== job 6475 ==
Design usb_interface_v1_0, start of the top module:
module usb_interface_v1_0 #
(
	parameter RESET_CYCLES = 100,
	parameter  C_M00_AXI_START_DATA_VALUE	= 32'h00000000,
	parameter  C_M00_AXI_TARGET_SLAVE_BASE_ADDR	= 32'h00000000,
	parameter integer C_M00_AXI_ADDR_WIDTH	= 32,
	parameter integer C_M00_AXI_DATA_WIDTH	= 32,
	parameter integer C_M00_AXI_TRANSACTIONS_NUM	= 4
) (
	input wire [(8 - 1):0] usb_data_in,
	output wire [(8 - 1):0] usb_data_out,
	output wire usb_data_oe,
	input wire [(1 + 4 + 4 + 16)-8-1:0] usb_addr,
	input wire usb_rd_n,
	input wire usb_wr_n,
	input wire usb_ce_n,
	output wire sw_reset_n,
	input wire  m00_axi_aclk,
	input wire  m00_axi_aresetn,
	output wire [C_M00_AXI_ADDR_WIDTH-1 : 0] m00_axi_awaddr,
	output wire [2 : 0] m00_axi_awprot,
	output wire  m00_axi_awvalid,
	input wire  m00_axi_awready,
	output wire [C_M00_AXI_DATA_WIDTH-1 : 0] m00_axi_wdata,
	output wire [C_M00_AXI_DATA_WIDTH/8-1 : 0] m00_axi_wstrb,
	output wire  m00_axi_wvalid,
	input wire  m00_axi_wready,
	input wire [1 : 0] m00_axi_bresp,
	input wire  m00_axi_bvalid,
	output wire  m00_axi_bready,
	output wire [C_M00_AXI_ADDR_WIDTH-1 : 0] m00_axi_araddr,
	output wire [2 : 0] m00_axi_arprot,
	output wire  m00_axi_arvalid,
	input wire  m00_axi_arready,
	input wire [C_M00_AXI_DATA_WIDTH-1 : 0] m00_axi_rdata,
	input wire [1 : 0] m00_axi_rresp,
	input wire  m00_axi_rvalid,
	output wire  m00_axi_rready
);
For scale: roughly 5100 cells after synthesis, roughly 1300 flip-flops.
clock: 7.02 ns
lec_check: 0
cap_margin: 30
cell_pad_in_sites_detail_placement: 1
cell_pad_in_sites_global_placement: 3
core_aspect_ratio: 1.06
core_margin: 2
core_utilization: 41
cts_cluster_size: 62
gpl_routability_driven: 1
gpl_timing_driven: 0
max_routing_layer: met4
min_routing_layer: met1
place_density_lb_addon: 0.23
setup_slack_margin: -0.44
slew_margin: 40
tns_end_percent: 60
run.sh (not shown) runs the stock make flow with config.mk's settings and CLKGATE_MAP_FILE=.
Job 6475: no failed stages, no open violations at the end
The following lists how job 7726 was set up differently from job 6475:
- MAX_ROUTING_LAYER removed (was met4)
- CORE_ASPECT_RATIO changed from 1.06 to 1.17
- GPL_TIMING_DRIVEN removed (was 0)
- SETUP_SLACK_MARGIN removed (was -0.44)
- CELL_PAD_IN_SITES_DETAIL_PLACEMENT removed (was 1)
- SLEW_MARGIN changed from 40 to 10
- MIN_ROUTING_LAYER removed (was met1)
- CELL_PAD_IN_SITES_GLOBAL_PLACEMENT removed (was 3)
- CTS_CLUSTER_SIZE changed from 62 to 69
- TNS_END_PERCENT removed (was 60)
==> comparison <==
- Clock share of power in job 7726 vs job 6475: down 1.6 points
- Job 7726 gives less area added between synthesis and finish than job 6475 did.
- A highest layer used for signal routing of met4 is what job 6475 shows, while met5 belongs to job 7726.
- Cmp job 7726 vs job 6475: via count lower in job 7726
- Cell count in job 7726 vs job 6475: down 5.2%
- Combinational cell fraction of total power: job 7726 lower than job 6475
- For the register-to-register slack, job 7726 came in 0.44 ns higher than job 6475 did.
- Taking job 6475 as the reference, in job 7726 total net switching power went down about 6%, setup slack went up 0.50 ns, final instance area went down 2.4%, worst hold-check slack went down 0.0066 ns.
- Power sits lower in job 7726 than in job 6475.
#### Input delta (job 5412 over job 7726)
- CORE_UTILIZATION: 41 -> 40
- CTS_CLUSTER_SIZE: 69 -> unset
- PLACE_DENSITY_LB_ADDON: 0.23 -> unset
- PLACE_DENSITY: unset -> 0.6
- CAP_MARGIN: 30 -> 20
- SLEW_MARGIN: 10 -> 20
- CORE_ASPECT_RATIO: 1.17 -> unset
- GPL_ROUTABILITY_DRIVEN: 1 -> unset
- the clock period (ns, I/O delays scaled along): 7.02 -> 5.49
==> comparison <==
[compare] base=job 7726 new=job 5412: number of antenna violations at the first check in global routing up 2; synthesis-to-finish area growth up 1.3 points. Total clock buffers created by CTS for job 5412: 5.6% up relative to job 7726. On via count of the first global-routing pass: job 5412 sits above job 7726. Of job 5412 and job 7726, the higher proportion of cell area occupied by multi-input gates belongs to job 7726. When job 5412 is set beside job 7726, its number of cells on the worst reg-to-reg path turns out to be 2 larger. Taking job 5412 as 1.0, job 7726 lands at 0.76 on total power. Compared with job 7726, in job 5412 fraction of the core area covered by cells at the end of the flow lower; wire length shows no meaningful change.
Input changes introduced in job 628 (baseline for comparison: job 5412):
- CORE_UTILIZATION changed from 40 to 70
- CTS_CLUSTER_SIZE newly set to 33
- the clock period (ns, I/O delays scaled along) changed from 5.49 to 4.51
Findings:
- Cmp job 628 vs job 5412: clock insertion delay at the later pin of the skew report lower in job 628
- Cmp job 628 and job 5412 / number of violations reported at the end of detailed-routing iteration 0 / lower: job 5412
- Job 628 and job 5412 ended up with nearly the same logic area.
- Going from job 5412 to job 628, clock power went up, setup TNS did not really move, final worst-path setup slack went down, critical path required time went down, first-pass GRT wire length went down.
#### Input delta (job 8040 over job 628)
- a change of CORE_UTILIZATION from 70 to 65
- a deleted CTS_CLUSTER_SIZE that had been 33
- a change of the clock period (ns, I/O delays scaled along) from 4.51 to 5.81
Results
Comparing job 628 and job 8040, the higher net switching power was measured on job 628. Diff job 8040..job 628 | summed instance area of the synthesized netlist | unchanged. Max hold slack across job 628 and job 8040: job 8040. On average vias per placed instance, the lower figure sits with job 8040, not job 628. Against job 628, job 8040 comes in 5.4% lower on global placement routability congestion. Final instance area of job 8040 falls short of that of job 628 slightly.

========
usb_interface_v1_0 again, from the RTL that the note above started with.
export LEC_CHECK = 0
export ABC_AREA = 1
export CAP_MARGIN = 10
export CELL_PAD_IN_SITES_DETAIL_PLACEMENT = 2
export CELL_PAD_IN_SITES_GLOBAL_PLACEMENT = 3
export CORE_MARGIN = 10
export CORE_UTILIZATION = 61
export MAX_ROUTING_LAYER = met4
export PLACE_DENSITY_LB_ADDON = 0.26
export SLEW_MARGIN = 20
export TNS_END_PERCENT = 60
create_clock -name core_clock -period 10.0 [get_ports {m00_axi_aclk}]
The first run aborted during 3_1_place_gp_skip_io.
Rerun with:
ABC_AREA = unset   (was 1)
CAP_MARGIN = 20   (was 10)
CELL_PAD_IN_SITES_DETAIL_PLACEMENT = unset   (was 2)
CELL_PAD_IN_SITES_GLOBAL_PLACEMENT = unset   (was 3)
CORE_MARGIN = 2   (was 10)
CORE_UTILIZATION = 66   (was 61)
MAX_ROUTING_LAYER = unset   (was met4)
PLACE_DENSITY_LB_ADDON = unset   (was 0.26)
SETUP_SLACK_MARGIN = 0.84   (was unset)
TNS_END_PERCENT = unset   (was 60)
clock period = 3.39 ns   (was 10.0 ns; I/O delays follow)
With this change the flow finished with negative setup slack left.
Synthesized cell count came out lower by a quarter to a third.
Synthesized area came out lower slightly.
Die area came out lower by about a fifth.
Power and IR drop assume default switching activity.
